Design ftdi_bridge, start of the top module:
module ftdi_bridge
#(
     parameter MODE             = "SYNC"
    ,parameter CLK_DIV          = 2
    ,parameter GP_OUTPUTS       = 32
    ,parameter GP_INPUTS        = 32
    ,parameter GPIO_ADDRESS     = 32'hf0000000
    ,parameter GP_IN_EVENT_MASK = 0
    ,parameter AXI_ID           = 0
)
(
     input           clk_i
    ,input           rst_i
    ,input           ftdi_rxf_i
    ,input           ftdi_txe_i
    ,input  [  7:0]  ftdi_data_in_i
    ,input           mem_awready_i
    ,input           mem_wready_i
    ,input           mem_bvalid_i
    ,input  [  1:0]  mem_bresp_i
    ,input  [  3:0]  mem_bid_i
    ,input           mem_arready_i
    ,input           mem_rvalid_i
    ,input  [ 31:0]  mem_rdata_i
    ,input  [  1:0]  mem_rresp_i
    ,input  [  3:0]  mem_rid_i
    ,input           mem_rlast_i
    ,input  [ 31:0]  gp_inputs_i
    ,output          ftdi_siwua_o
    ,output          ftdi_wrn_o
    ,output          ftdi_rdn_o
    ,output          ftdi_oen_o
    ,output [  7:0]  ftdi_data_out_o
    ,output          mem_awvalid_o
    ,output [ 31:0]  mem_awaddr_o
    ,output [  3:0]  mem_awid_o
    ,output [  7:0]  mem_awlen_o
    ,output [  1:0]  mem_awburst_o
    ,output          mem_wvalid_o
    ,output [ 31:0]  mem_wdata_o
    ,output [  3:0]  mem_wstrb_o
    ,output          mem_wlast_o
    ,output          mem_bready_o
    ,output          mem_arvalid_o
    ,output [ 31:0]  mem_araddr_o
    ,output [  3:0]  mem_arid_o
    ,output [  7:0]  mem_arlen_o
    ,output [  1:0]  mem_arburst_o
    ,output          mem_rready_o
    ,output [ 31:0]  gp_outputs_o
);
For scale: about 0.054 mm2 of cells after synthesis.
clock: 3.84 ns
lec_check: 0
abc_area: 1
cap_margin: 20
cell_pad_in_sites_global_placement: 3
core_margin: 2
core_utilization: 46
max_routing_layer: met5
place_density: 0.4
setup_slack_margin: 0.29
slew_margin: 25
tns_end_percent: 70
run.sh (not shown) runs the stock make flow with config.mk's settings and CLKGATE_MAP_FILE=.
The baseline finished clean.
Change:
==> flow/config.mk (replaced) <==
export PLATFORM = sky130hd
export DESIGN_NAME = ftdi_bridge
export DESIGN_NICKNAME = ftdi_bridge
export VERILOG_FILES = /design/flow/design.v
export SDC_FILE = /design/flow/constraint.sdc
export NUM_CORES = 4
export LEC_CHECK = 0
export CAP_MARGIN = 20
export CORE_MARGIN = 2
export CORE_UTILIZATION = 70
export CTS_CLUSTER_SIZE = 57
export SETUP_SLACK_MARGIN = 0.86
export SLEW_MARGIN = 20
==> flow/constraint.sdc (replaced) <==
create_clock -name core_clock -period 3.02 [get_ports {clk_i}]
set_input_delay 0.6040 -clock core_clock [delete_from_list [all_inputs] [get_ports {clk_i}]]
set_output_delay 0.6040 -clock core_clock [all_outputs]
set_load 0.01 [all_outputs]
Effect: Now the flow failed in global routing (5_1_grt) with GRT-0232; area after synthesis goes down by a few percent; synthesized cell count came out lower by a quarter to a third; die area drops by well over a third.
Change:
--- a/flow/config.mk
+++ b/flow/config.mk
@@ -8,6 +8,4 @@
 export CAP_MARGIN = 20
 export CORE_MARGIN = 2
-export CORE_UTILIZATION = 70
-export CTS_CLUSTER_SIZE = 57
-export SETUP_SLACK_MARGIN = 0.86
+export CORE_UTILIZATION = 63
 export SLEW_MARGIN = 20
==> flow/constraint.sdc (replaced) <==
create_clock -name core_clock -period 5.05 [get_ports {clk_i}]
set_input_delay 1.0100 -clock core_clock [delete_from_list [all_inputs] [get_ports {clk_i}]]
set_output_delay 1.0100 -clock core_clock [all_outputs]
set_load 0.01 [all_outputs]
Outcome: The changed run completed without violations; area after synthesis does not change; die area came out higher by 11%; synthesized cell count stays the same.

* * *

## AL
Starting RTL as in the previous note.
Settings: LEC_CHECK=0, ABC_AREA=1, CAP_MARGIN=5, CELL_PAD_IN_SITES_DETAIL_PLACEMENT=0, CELL_PAD_IN_SITES_GLOBAL_PLACEMENT=1, CORE_ASPECT_RATIO=0.63, CORE_MARGIN=5, CORE_UTILIZATION=69, CTS_CLUSTER_DIAMETER=265, CTS_CLUSTER_SIZE=95, GPL_TIMING_DRIVEN=1, HOLD_SLACK_MARGIN=0.22, MAX_ROUTING_LAYER=met4, MIN_ROUTING_LAYER=met2, PLACE_DENSITY_LB_ADDON=0.23, SETUP_SLACK_MARGIN=-0.2, SLEW_MARGIN=30; clock period 4.69 ns.
AL did not run to completion, as it errored out during global routing.
Setup changes, AL to JK
Settings: removing HOLD_SLACK_MARGIN (formerly 0.22); removing CTS_CLUSTER_DIAMETER (formerly 265); removing ABC_AREA (formerly 1); changing SLEW_MARGIN from 30 to 20; removing PLACE_DENSITY_LB_ADDON (formerly 0.23); changing MAX_ROUTING_LAYER from met4 to met5; changing SETUP_SLACK_MARGIN from -0.2 to 0.71; removing CORE_ASPECT_RATIO (formerly 0.63); removing GPL_TIMING_DRIVEN (formerly 1); removing MIN_ROUTING_LAYER (formerly met2); changing CORE_UTILIZATION from 69 to 60; changing the clock period (ns, I/O delays scaled along) from 4.69 to 3.02.
Results
What the final checks of JK revealed, after a flow that finished every stage, was a layout that fails on negative setup slack.
JK against AL; chip footprint is up by a little under 10%.
As far as number of synthesized flops with an enable pin goes, AL and JK are indistinguishable; the numbers are identical.
From AL to JK the numbers moved as follows: HPWL reported at the end of detailed placement higher, multiplexer fraction of the synthesized cell area higher, instance tally after logic synthesis lower, worst setup slack before clock tree synthesis lower, core outline area higher.
Die height for JK: 30% up relative to AL
Post-placement cell count down 769 in JK wrt AL
JK ended up with a lower total cell area reported by yosys after synthesis than AL did.
Higher cell area after synthesis was reported by AL, not JK.

* * *

## oak
Starting RTL as in the previous note.
==> flow/config.mk <==
export PLATFORM = sky130hd
export DESIGN_NAME = ftdi_bridge
export DESIGN_NICKNAME = ftdi_bridge
export VERILOG_FILES = /design/flow/design.v
export SDC_FILE = /design/flow/constraint.sdc
export NUM_CORES = 4
export LEC_CHECK = 0
export ABC_AREA = 1
export CAP_MARGIN = 20
export CORE_ASPECT_RATIO = 1.15
export CORE_MARGIN = 7
export CORE_UTILIZATION = 26
export CTS_CLUSTER_DIAMETER = 244
export MAX_ROUTING_LAYER = met4
export SETUP_SLACK_MARGIN = -0.88
export SLEW_MARGIN = 0
export TNS_END_PERCENT = 35
==> flow/constraint.sdc <==
create_clock -name core_clock -period 10.0 [get_ports {clk_i}]
set_input_delay 2.0000 -clock core_clock [delete_from_list [all_inputs] [get_ports {clk_i}]]
set_output_delay 2.0000 -clock core_clock [all_outputs]
set_load 0.01 [all_outputs]
Input changes introduced in pine (baseline for comparison: oak):
- a deleted CTS_CLUSTER_DIAMETER that had been 244
- a deleted CORE_ASPECT_RATIO that had been 1.15
- a change of CORE_MARGIN from 7 to 2
- a deleted ABC_AREA that had been 1
- a deleted SETUP_SLACK_MARGIN that had been -0.88
- a change of SLEW_MARGIN from 0 to 20
- a deleted MAX_ROUTING_LAYER that had been met4
- a deleted TNS_END_PERCENT that had been 35
- a change of CORE_UTILIZATION from 26 to 40
Findings:
- Slowest cell on the critical path: sky130_fd_sc_hd__nor2_1 -> oak, sky130_fd_sc_hd__or4b_2 -> pine
- Maximum frequency shrinks by more than 10% when moving from oak to pine.
- pine vs. oak: buffer share of cell area grew by 1.3 points, clock buffer count in the final layout went down by about 8%.
### pine -> birch
- CTS_CLUSTER_SIZE: unset -> 57
- CORE_UTILIZATION: 40 -> 68
- the clock period (ns, I/O delays scaled along): 10.0 -> 3.5
Findings:
Every stage of birch finished as expected; the final checks, on the other hand, flagged negative setup slack, which means the layout fails. From pine to birch the numbers moved as follows: sequential cell fraction of total power fell by 2.5 points, final worst hold slack moved down, share of cell area taken by multi-input logic gates went down, area taken by multi-input logic gates grew by 230 um2. Going from pine to birch, synthesis-to-finish area growth moved up; post-route cell area increased 3.5%; filler-free cell count of the finished design shrank by about 6%; inserted tap cell count dropped 42%.

* * *

Setup of build 38:
Starting RTL as in the previous note.
clock: 3.02 ns
lec_check: 0
cap_margin: 5
cell_pad_in_sites_detail_placement: 0
cell_pad_in_sites_global_placement: 0
core_margin: 2
core_utilization: 67
cts_cluster_size: 57
max_routing_layer: met5
setup_slack_margin: -0.22
slew_margin: 20
Build 38 finished all stages; layout check result: FAIL, due to negative setup slack.
> inputs changed (build 38 -> build 10)
- changing CAP_MARGIN from 5 to 20
- removing CELL_PAD_IN_SITES_GLOBAL_PLACEMENT (formerly 0)
- removing SETUP_SLACK_MARGIN (formerly -0.22)
- changing CORE_UTILIZATION from 67 to 60
- removing MAX_ROUTING_LAYER (formerly met5)
- removing CELL_PAD_IN_SITES_DETAIL_PLACEMENT (formerly 0)
- removing CTS_CLUSTER_SIZE (formerly 57)
- changing the clock period (ns, I/O delays scaled along) from 3.02 to 4.42
Results
Final critical-path share of the clock period (higher): build 38
Run comparison: build 38 group drawing the most power combinational cells; build 10 group drawing the most power registers
Taking build 38 as the reference, in build 10 clock skew after layout went down, logic depth of the worst setup path including buffers fell by 5, cell area shrank by 5200 um2.
The final layout from build 10, which completed every stage, passed the timing, design-rule and antenna checks at the end of the flow.
Build 38 finished every stage; the final checks, however, were not passed, the failures being negative setup slack.
Run comparison: build 38 worst setup path endpoint mem_addr_q[20]; build 10 worst setup path endpoint mem_addr_q[22]
### build 10 -> build 7
- a change of CORE_UTILIZATION from 60 to 72
- an added PLACE_DENSITY of 0.35
- an added SETUP_SLACK_MARGIN of 2.08
- a change of the clock period (ns, I/O delays scaled along) from 4.42 to 7.25
Results
NOTE: instance count on the critical path in build 7 falls short of that of build 10
Between build 10 and build 7, maximum frequency decreased.
In build 7, the peak per-stage delay on the critical path came out 0.44 ns above the value in build 10.
Going from build 10 to build 7, final cycle utilization of the critical path down 23 points, wire length down 3.3 mm, post-layout total power fell by 42%, slack of the critical path now sits higher.

* * *

Starting RTL as in the previous note.
// ftdi_bridge
module ftdi_bridge
#(
     parameter MODE             = "SYNC"
    ,parameter CLK_DIV          = 2
    ,parameter GP_OUTPUTS       = 32
    ,parameter GP_INPUTS        = 32
    ,parameter GPIO_ADDRESS     = 32'hf0000000
    ,parameter GP_IN_EVENT_MASK = 0
    ,parameter AXI_ID           = 0
)
(
     input           clk_i
    ,input           rst_i
    ,input           ftdi_rxf_i
    ,input           ftdi_txe_i
    ,input  [  7:0]  ftdi_data_in_i
    ,input           mem_awready_i
    ,input           mem_wready_i
    ,input           mem_bvalid_i
    ,input  [  1:0]  mem_bresp_i
    ,input  [  3:0]  mem_bid_i
    ,input           mem_arready_i
    ,input           mem_rvalid_i
    ,input  [ 31:0]  mem_rdata_i
    ,input  [  1:0]  mem_rresp_i
    ,input  [  3:0]  mem_rid_i
    ,input           mem_rlast_i
    ,input  [ 31:0]  gp_inputs_i
    ,output          ftdi_siwua_o
    ,output          ftdi_wrn_o
    ,output          ftdi_rdn_o
    ,output          ftdi_oen_o
    ,output [  7:0]  ftdi_data_out_o
    ,output          mem_awvalid_o
    ,output [ 31:0]  mem_awaddr_o
    ,output [  3:0]  mem_awid_o
    ,output [  7:0]  mem_awlen_o
    ,output [  1:0]  mem_awburst_o
    ,output          mem_wvalid_o
    ,output [ 31:0]  mem_wdata_o
    ,output [  3:0]  mem_wstrb_o
    ,output          mem_wlast_o
    ,output          mem_bready_o
    ,output          mem_arvalid_o
    ,output [ 31:0]  mem_araddr_o
    ,output [  3:0]  mem_arid_o
    ,output [  7:0]  mem_arlen_o
    ,output [  1:0]  mem_arburst_o
    ,output          mem_rready_o
    ,output [ 31:0]  gp_outputs_o
);
clock: 10.0 ns
lec_check: 0
abc_area: 0
cap_margin: 20
cell_pad_in_sites_global_placement: 2
core_margin: 8
core_utilization: 40
cts_cluster_diameter: 337
cts_cluster_size: 20
gpl_routability_driven: 1
gpl_timing_driven: 1
max_routing_layer: met4
min_routing_layer: met2
place_density_lb_addon: 0.27
setup_slack_margin: 2.38
slew_margin: 20
Change:
- ABC_AREA: 0 -> not set
- CELL_PAD_IN_SITES_GLOBAL_PLACEMENT: 2 -> not set
- CORE_MARGIN: 8 -> 2
- CORE_UTILIZATION: 40 -> 13
- CTS_CLUSTER_DIAMETER: 337 -> not set
- CTS_CLUSTER_SIZE: 20 -> not set
- GPL_ROUTABILITY_DRIVEN: 1 -> not set
- GPL_TIMING_DRIVEN: 1 -> not set
- MAX_ROUTING_LAYER: met4 -> not set
- MIN_ROUTING_LAYER: met2 -> not set
- PLACE_DENSITY_LB_ADDON: 0.27 -> not set
- SETUP_SLACK_MARGIN: 2.38 -> not set
- clock period: 10.0 -> 12.0 ns (I/O delays scaled with it)
Outcome: Die size rises to 2.9 times its value. Final cell count grows by 63%. Total power is lower by 13%. Final area rises by 9.5%. Combinational power falls by 22%. Worst setup slack improved by 2.4 ns. Core utilization falls by 29 points. Clock skew is higher by 0.037 ns.
Power figures rest on the tool's default switching activity, not on a simulated workload.
